## Module_Wrapper
module Module_Wrapper (
    input logic ACLK,
    input logic ARESETN,
    input  logic [31:0] AWADDR,
    input  logic AWVALID,
    output logic AWREADY,
    input  logic [31:0] WDATA,
    input  logic WVALID,
    output logic WREADY,
    output logic [1:0] BRESP,
    output logic BVALID,
    input  logic BREADY,
    output logic [1:0] SS,
    output logic MOSI,
    output logic SCLK,
    input  logic MISO
);
make LEC_CHECK=0 ABC_AREA=1 CAP_MARGIN=40 CELL_PAD_IN_SITES_DETAIL_PLACEMENT=0 CORE_MARGIN=2 CORE_UTILIZATION=72 CTS_CLUSTER_DIAMETER=188 CTS_CLUSTER_SIZE=15 GPL_ROUTABILITY_DRIVEN=0 MAX_ROUTING_LAYER=met5 PLACE_DENSITY_LB_ADDON=0.06 SETUP_SLACK_MARGIN=-0.09 SLEW_MARGIN=20 TNS_END_PERCENT=80 finish   # period 2.14 ns
run.sh (not shown) runs the stock make flow with config.mk's settings and CLKGATE_MAP_FILE=.
The starting point reached the layout checks and failed them: setup timing.
Change:
- CAP_MARGIN: 40 -> 20
- CELL_PAD_IN_SITES_DETAIL_PLACEMENT: 0 -> not set
- CTS_CLUSTER_DIAMETER: 188 -> 79
- CTS_CLUSTER_SIZE: 15 -> not set
- GPL_ROUTABILITY_DRIVEN: 0 -> not set
- MAX_ROUTING_LAYER: met5 -> not set
- PLACE_DENSITY_LB_ADDON: 0.06 -> 0.3
- SETUP_SLACK_MARGIN: -0.09 -> -0.1
- TNS_END_PERCENT: 80 -> not set
The changed run finished but failed the layout checks on setup timing. Global-route usage went up by 3.8 points. Via count went up by a little under a tenth. Final cell count went up slightly. Sequential share of layout area went down by 1.9 points. Critical path depth went down by 1. Count of clock-buffer cells in the layout went up by 15. Non-clock buffer count went up by 26. Power went up by roughly a tenth. Register-to-register slack gets worse by 90 ps. Utilization went up by 2.5 points. Clock power went up by a quarter to a third.

Starting RTL as in the previous note.
==> flow/config.mk <==
export PLATFORM = sky130hd
export DESIGN_NAME = Module_Wrapper
export DESIGN_NICKNAME = Module_Wrapper
export VERILOG_FILES = /design/flow/design.v
export SDC_FILE = /design/flow/constraint.sdc
export NUM_CORES = 4
export LEC_CHECK = 0
export CAP_MARGIN = 20
export CORE_MARGIN = 2
export CORE_UTILIZATION = 40
export MAX_ROUTING_LAYER = met4
export MIN_ROUTING_LAYER = met2
export SLEW_MARGIN = 20
==> flow/constraint.sdc <==
create_clock -name core_clock -period 3.4 [get_ports {ACLK}]
set_input_delay 0.6800 -clock core_clock [delete_from_list [all_inputs] [get_ports {ACLK}]]
set_output_delay 0.6800 -clock core_clock [all_outputs]
set_load 0.01 [all_outputs]
Then changed:
Settings changed: CORE_UTILIZATION 40 to 8, MAX_ROUTING_LAYER met4 to default, MIN_ROUTING_LAYER met2 to default.
Clock period 3.4 ns to 10.8 ns, I/O delays scaled along.
After rerunning: The new run finished with timing, DRC and antenna clean; non-clock buffer count shrinks by 5; sequential power is lower by well over a third; sequential share of layout area came out lower by 7.1 points; die size rises to 4.9 times its value; register-to-register slack is better by 6900 ps.
Then changed:
Settings changed: CORE_UTILIZATION 8 to 40.
Clock period 10.8 ns to 3.86 ns, I/O delays scaled along.
After rerunning: Routed wire length drops by 15%; clock skew falls by 27 ps; global-route usage climbs by 12 points; clock-buffer cell count climbs by 31; area after synthesis stays the same; core utilization went up by 37 points; final cell count shrinks by 58%; power increases to 2.9 times its value; via count stays flat; register-to-register slack is worse by 6400 ps; sequential cell count is unchanged.

wip/cedar:
Starting RTL as in the previous note.
==> flow/design.v (excerpt) <==
module Module_Wrapper (
    input logic ACLK,
    input logic ARESETN,
    input  logic [31:0] AWADDR,
    input  logic AWVALID,
    output logic AWREADY,
    input  logic [31:0] WDATA,
    input  logic WVALID,
    output logic WREADY,
    output logic [1:0] BRESP,
    output logic BVALID,
    input  logic BREADY,
    output logic [1:0] SS,
    output logic MOSI,
    output logic SCLK,
    input  logic MISO
);
    logic sclk_int, sclk_tick;
    logic fready_full, fready_empty;
    logic wr_en, rd_en;
    logic [31:0] tx_data_bus, ss_data_bus;
    logic [31:0] fifo_tx_out, fifo_ss_out;
    logic [33:0] data_to_master;
    logic go, dready, sresp;
    logic tx_full, tx_empty, ss_full, ss_empty;
    FDIVIDER fdiv_inst (
        .ACLK(ACLK),
        .RESTN(ARESETN),
        .SCLK(sclk_int),
        .TICK(sclk_tick)
    );
    AXI_SLAVE axi_inst (
        .ACLK(ACLK),
        .ARESETN(ARESETN),
        .AWADDR(AWADDR), .AWVALID(AWVALID), .AWREADY(AWREADY),
        .WDATA(WDATA), .WVALID(WVALID), .WREADY(WREADY),
        .BRESP(BRESP), .BVALID(BVALID), .BREADY(BREADY),
        .FREADY_full(fready_full),
        .wr_en(wr_en),
        .Tx_data_out(tx_data_bus),
        .SS_data_out(ss_data_bus)
    );
    Async_Tx_FIFO tx_fifo_inst (
  ...
clock: 7.0 ns
lec_check: 0
abc_area: 1
cap_margin: 20
cell_pad_in_sites_detail_placement: 2
cell_pad_in_sites_global_placement: 3
core_aspect_ratio: 0.57
core_margin: 6
core_utilization: 15
cts_cluster_diameter: 34
cts_cluster_size: 51
gpl_routability_driven: 1
gpl_timing_driven: 1
max_routing_layer: met4
setup_slack_margin: 1.59
slew_margin: 0
tns_end_percent: 95
> inputs changed (wip/cedar -> wip/raven)
# wip/cedar
export LEC_CHECK = 0
export ABC_AREA = 1
export CAP_MARGIN = 20
export CELL_PAD_IN_SITES_DETAIL_PLACEMENT = 2
export CELL_PAD_IN_SITES_GLOBAL_PLACEMENT = 3
export CORE_ASPECT_RATIO = 0.57
export CORE_MARGIN = 6
export CORE_UTILIZATION = 15
export CTS_CLUSTER_DIAMETER = 34
export CTS_CLUSTER_SIZE = 51
export GPL_ROUTABILITY_DRIVEN = 1
export GPL_TIMING_DRIVEN = 1
export MAX_ROUTING_LAYER = met4
export SETUP_SLACK_MARGIN = 1.59
export SLEW_MARGIN = 0
export TNS_END_PERCENT = 95
create_clock -name core_clock -period 7.0 [get_ports {ACLK}]
# wip/raven
export LEC_CHECK = 0
export CAP_MARGIN = 20
export CORE_MARGIN = 2
export CORE_UTILIZATION = 29
export SLEW_MARGIN = 20
create_clock -name core_clock -period 3.86 [get_ports {ACLK}]
[summary]
[compare] base=wip/cedar new=wip/raven: slack of the worst reg-to-reg path fell by 2.31 ns, count of clock-buffer cells in the layout fell by 50.
In wip/raven, the wire length of the first global-routing pass came out about 35% below the value in wip/cedar.
Diff wip/cedar -> wip/raven | worst setup slack | decrease of 2.13 ns
Detail-routed net length per standard cell is lower on wip/cedar
On number of signal-net buffers in the layout, the higher figure sits with wip/raven, not wip/cedar.
In wip/raven relative to wip/cedar, clock buffer count from CTS had gone down by more than a quarter.
#### Input delta (wip/lagoon over wip/raven)
# wip/raven
export LEC_CHECK = 0
export CAP_MARGIN = 20
export CORE_MARGIN = 2
export CORE_UTILIZATION = 29
export SLEW_MARGIN = 20
create_clock -name core_clock -period 3.86 [get_ports {ACLK}]
# wip/lagoon
export LEC_CHECK = 0
export CAP_MARGIN = 20
export CORE_MARGIN = 2
export CORE_UTILIZATION = 72
export SETUP_SLACK_MARGIN = -0.1
export SLEW_MARGIN = 20
create_clock -name core_clock -period 2.14 [get_ports {ACLK}]
Notes after the runs:
- No crash in wip/lagoon: every stage finished, but the layout fails its final checks due to negative setup slack.
- In the floorplan summary, wip/lagoon is listed with a die area less than that of wip/raven.
- Compared with wip/raven, in wip/lagoon non-filler instance count after layout now smaller, total clock buffers created by CTS decreased by 6.7% relative to the old numbers, fraction of met2 tracks used by global routing rose 33 points, part of the power in the clock network moved down, total track usage up 20 points.
- Compared with wip/raven, wip/lagoon shows cell-internal power that has gone up by more than half.
- Re largest driver fanout on the critical path: wip/lagoon is 3 down on wip/raven.
- wip/lagoon against wip/raven: hold slack lost 0.068 ns, via count picked up an extra about 8%.
diff inputs: wip/lagoon => wip/umber
# wip/lagoon
export LEC_CHECK = 0
export CAP_MARGIN = 20
export CORE_MARGIN = 2
export CORE_UTILIZATION = 72
export SETUP_SLACK_MARGIN = -0.1
export SLEW_MARGIN = 20
create_clock -name core_clock -period 2.14 [get_ports {ACLK}]
# wip/umber
export LEC_CHECK = 0
export ABC_AREA = 1
export CAP_MARGIN = 20
export CORE_MARGIN = 2
export CORE_UTILIZATION = 72
export CTS_CLUSTER_SIZE = 79
export SETUP_SLACK_MARGIN = -0.1
export SLEW_MARGIN = 20
create_clock -name core_clock -period 2.14 [get_ports {ACLK}]
==> comparison <==
To summarise wip/umber: no stage aborted, but the layout did not pass its checks, failing on negative setup slack. Per the comparison of wip/umber with wip/lagoon, height of the die rose by 1.2%; area added between synthesis and finish fell by 2.7 points; relative slew slack fell by 1.2 points. Per the comparison of wip/umber with wip/lagoon, clock buffer count moved down, final period demand of the worst path fell by 0.067 ns.

Module_Wrapper again, from the RTL that the note above started with.
export LEC_CHECK = 0
export ABC_AREA = 1
export CAP_MARGIN = 20
export CORE_MARGIN = 2
export CORE_UTILIZATION = 69
export SETUP_SLACK_MARGIN = 0.56
export SLEW_MARGIN = 20
create_clock -name core_clock -period 2.15 [get_ports {ACLK}]
The baseline reached the layout checks and failed them: setup timing.
Edit:
ABC_AREA = unset   (was 1)
CORE_UTILIZATION = 40   (was 69)
SETUP_SLACK_MARGIN = unset   (was 0.56)
clock period = 4.34 ns   (was 2.15 ns; I/O delays follow)
The changed run ran to the end with no violations.
Critical path depth decreases by 10.
Area after synthesis fell by 2.5%.
Register-to-register slack gains 1.6 ns.
Total power is lower by 50%.
Core utilization shrinks by 42 points.
Routed wire length went down by about 40%.
Design area goes down by 12%.
Die size climbs by 67%.
Global-route usage fell by 20 points.
Count of clock-buffer cells in the layout is higher by 3.
Edit:
CORE_UTILIZATION = 70   (was 40)
SETUP_SLACK_MARGIN = 0.71   (was unset)
clock period = 2.73 ns   (was 4.34 ns; I/O delays follow)
The changed run produced a clean layout.
Worst setup slack degrades by 0.62 ns.
Critical path depth climbs by 1.
Wire length came out higher by about 28%.
Flip-flop count does not change.
Clock-buffer cell count came out lower by 4.
Sequential power goes up by 59%.
Via count grows by about 13%.
Power goes up by 59%.
Design area came out higher by 3.2%.

Module_Wrapper again, from the RTL that the note above started with.
make LEC_CHECK=0 ABC_AREA=1 CAP_MARGIN=20 CORE_MARGIN=2 CORE_UTILIZATION=72 CTS_CLUSTER_DIAMETER=78 PLACE_DENSITY_LB_ADDON=0.3 SETUP_SLACK_MARGIN=-0.1 SLEW_MARGIN=20 finish   # period 2.14 ns
The baseline finished with setup timing left.
Rerun with:
ABC_AREA = not set   (was 1)
CTS_CLUSTER_DIAMETER = not set   (was 78)
PLACE_DENSITY_LB_ADDON = not set   (was 0.3)
SETUP_SLACK_MARGIN = -0.11   (was -0.1)
The changed run produced a layout that fails on setup timing; synthesized area came out lower by 2.5%; power came out lower by 1.1%; non-clock buffer count came out lower by 24.

Setup of run 1:
Module_Wrapper again, from the RTL that the note above started with.
export LEC_CHECK = 0
export CAP_MARGIN = 20
export CELL_PAD_IN_SITES_GLOBAL_PLACEMENT = 1
export CORE_MARGIN = 2
export CORE_UTILIZATION = 48
export CTS_CLUSTER_DIAMETER = 34
export GPL_ROUTABILITY_DRIVEN = 0
export GPL_TIMING_DRIVEN = 0
export MAX_ROUTING_LAYER = met4
export SLEW_MARGIN = 20
create_clock -name core_clock -period 7.0 [get_ports {ACLK}]
Every stage of the flow completed for run 1, and the final layout passed the timing, design-rule and antenna checks.
Input-level comparison between run 2 and run 1:
Settings: clearing CTS_CLUSTER_DIAMETER, which used to be 34; clearing GPL_ROUTABILITY_DRIVEN, which used to be 0; clearing CELL_PAD_IN_SITES_GLOBAL_PLACEMENT, which used to be 1; clearing GPL_TIMING_DRIVEN, which used to be 0; clearing MAX_ROUTING_LAYER, which used to be met4; swapping 48 for 65 in CORE_UTILIZATION; swapping 7.0 for 3.56 in the clock period (ns, I/O delays scaled along).
Findings:
Measured against run 2, the detailed route wirelength on metal3 of run 1 comes out at 1.11 times the reference value.
For the via count, run 2 came in 752 lower than run 1 did.
Of run 2 and run 1, the run reporting the lower sequential group share of total power was run 1.
Run comparison: run 1 capture point of the critical path tx_fifo_inst.mem[0][13]; run 2 capture point of the critical path AWREADY
[inputs] run 3 vs run 2
Settings: ABC_AREA: unset -> 1; CORE_UTILIZATION: 65 -> 72; the clock period (ns, I/O delays scaled along): 3.56 -> 10.8.
### Flow results
The higher sequential power came out of run 2.
Looking only at power, and setting everything else aside, the higher value of run 2 and run 3 goes to run 2.
Compared with run 2, run 3 shows cell count that has gone up by more than a quarter.
Run 3: growth of design area from synthesis to finish 2.5 points below run 2
[inputs] run 4 vs run 3
Settings: an added PLACE_DENSITY of 0.4; an added SETUP_SLACK_MARGIN of -0.34; a change of the clock period (ns, I/O delays scaled along) from 10.8 to 6.81.
### Flow results
- From run 3 to run 4 the numbers moved as follows: share of the clock period used by the worst path increased 13 points; number of sequential cells in the layout essentially unchanged; total length of routed met2 wires decreased 4.1%; first-pass detailed-route iteration total decreased 1.
- Comparing run 4 and run 3, the higher sequential share of layout area was measured on run 4.
- Run 4 ends up with a sequential group share of total power that is 1.0 points higher than in run 3.
- Changes observed in run 4 relative to run 3: via count of the first global-routing pass lower, die outline area roughly the same, first-iteration DRC count higher, static leakage lower, worst reg2reg path depth lower.

## violet
Module_Wrapper again, from the RTL that the note above started with.
clock: 7.0 ns
lec_check: 0
cap_margin: 20
cell_pad_in_sites_global_placement: 1
core_margin: 2
core_utilization: 40
cts_cluster_diameter: 34
gpl_timing_driven: 0
slew_margin: 20
violet finished every step from synthesis to the final layout, and the layout passed the timing, design-rule and antenna checks.
Relative to violet, the following input files were edited for nickel:
Settings: CTS_CLUSTER_DIAMETER no longer set, was 34; CELL_PAD_IN_SITES_GLOBAL_PLACEMENT no longer set, was 1; GPL_TIMING_DRIVEN no longer set, was 0; CORE_UTILIZATION now 67, was 40; the clock period (ns, I/O delays scaled along) now 3.29, was 7.0.
Findings:
nickel: no failed stages, no open violations at the end
For tally of filler cells in the layout, dividing the value from nickel by the value from violet gives 0.42.
Filler-free cell count of the finished design: violet and nickel compared, lower one is nickel
Worst setup path startpoint: ARESETN -> violet, ss_fifo_inst.wr_ptr_gry[4]$_SDFFE_PN0P_ -> nickel
In nickel the register-to-register slack turned out 3210 ps lower than in violet.
Compared with violet, in nickel area growth from synthesis to layout went down 10 points, clock-buffer cell count went down 57, total wire length after detailed routing went down 12%.
Input-level comparison between fjord and nickel:
Settings: changing CORE_UTILIZATION from 67 to 40; changing the clock period (ns, I/O delays scaled along) from 3.29 to 7.0.
==> results <==
When fjord is set beside nickel, its number of buffers other than clock buffers in the final layout turns out to be 17% smaller.
Measured against fjord, the routed length per placed instance of nickel comes out at 1.18 times the reference value.
Row share of total power in the clock network: fjord higher / nickel lower
Against nickel as the reference, fjord delivers a lower cell-internal power.
Post-layout worst setup margin is lower on nickel
Summary of the comparison: design area is higher in fjord, relative to nickel.
In the metrics for fjord and nickel, the one carrying the lower routed wire length is fjord.
Diff fjord and nickel: routed length on met2 lower in fjord
Power on fjord is ahead of nickel.
fjord: layout buffering overhead excluding clock cells lower than nickel
Diff fjord and nickel: number of clock buffers inserted by TritonCTS higher in fjord
### fjord -> onyx
Settings: putting CTS_CLUSTER_DIAMETER at 34 where nothing was set; swapping 2 for 5 in CORE_MARGIN; putting MAX_ROUTING_LAYER at met4 where nothing was set; putting GPL_ROUTABILITY_DRIVEN at 0 where nothing was set; putting TNS_END_PERCENT at 95 where nothing was set; putting CELL_PAD_IN_SITES_GLOBAL_PLACEMENT at 1 where nothing was set; putting GPL_TIMING_DRIVEN at 0 where nothing was set; putting CORE_ASPECT_RATIO at 0.57 where nothing was set; swapping 40 for 48 in CORE_UTILIZATION.
Findings:
[diff] overall routed net length, onyx relative to fjord: regression. In the metrics for fjord and onyx, the one carrying the lower worst-case setup slack after placement is onyx. Clock power share up 3.8 points in onyx wrt fjord. Against fjord, achievable frequency in onyx fell by more than 10%. Total power (onyx vs. fjord) increases by a little under 10%. Relative to fjord, the portion of total power attributed to sequential cells of onyx is lower by 3.9 points.
#### Input delta (juniper over onyx)
Settings: swapping 1 for 3 in CELL_PAD_IN_SITES_GLOBAL_PLACEMENT; putting CELL_PAD_IN_SITES_DETAIL_PLACEMENT at 2 where nothing was set; swapping 0 for 1 in GPL_TIMING_DRIVEN.
==> comparison <==
The clock power of juniper was inferior to that of onyx.
The cell with the largest stage delay on the worst path comes out sky130_fd_sc_hd__clkbuf_1 in one run and sky130_fd_sc_hd__clkdlybuf4s50_1 in the other, namely in onyx and juniper respectively.
onyx -> juniper: leakage component of the power decreased by a few percent
Setup slack in juniper is larger than in onyx.
Power and IR drop assume default switching activity.
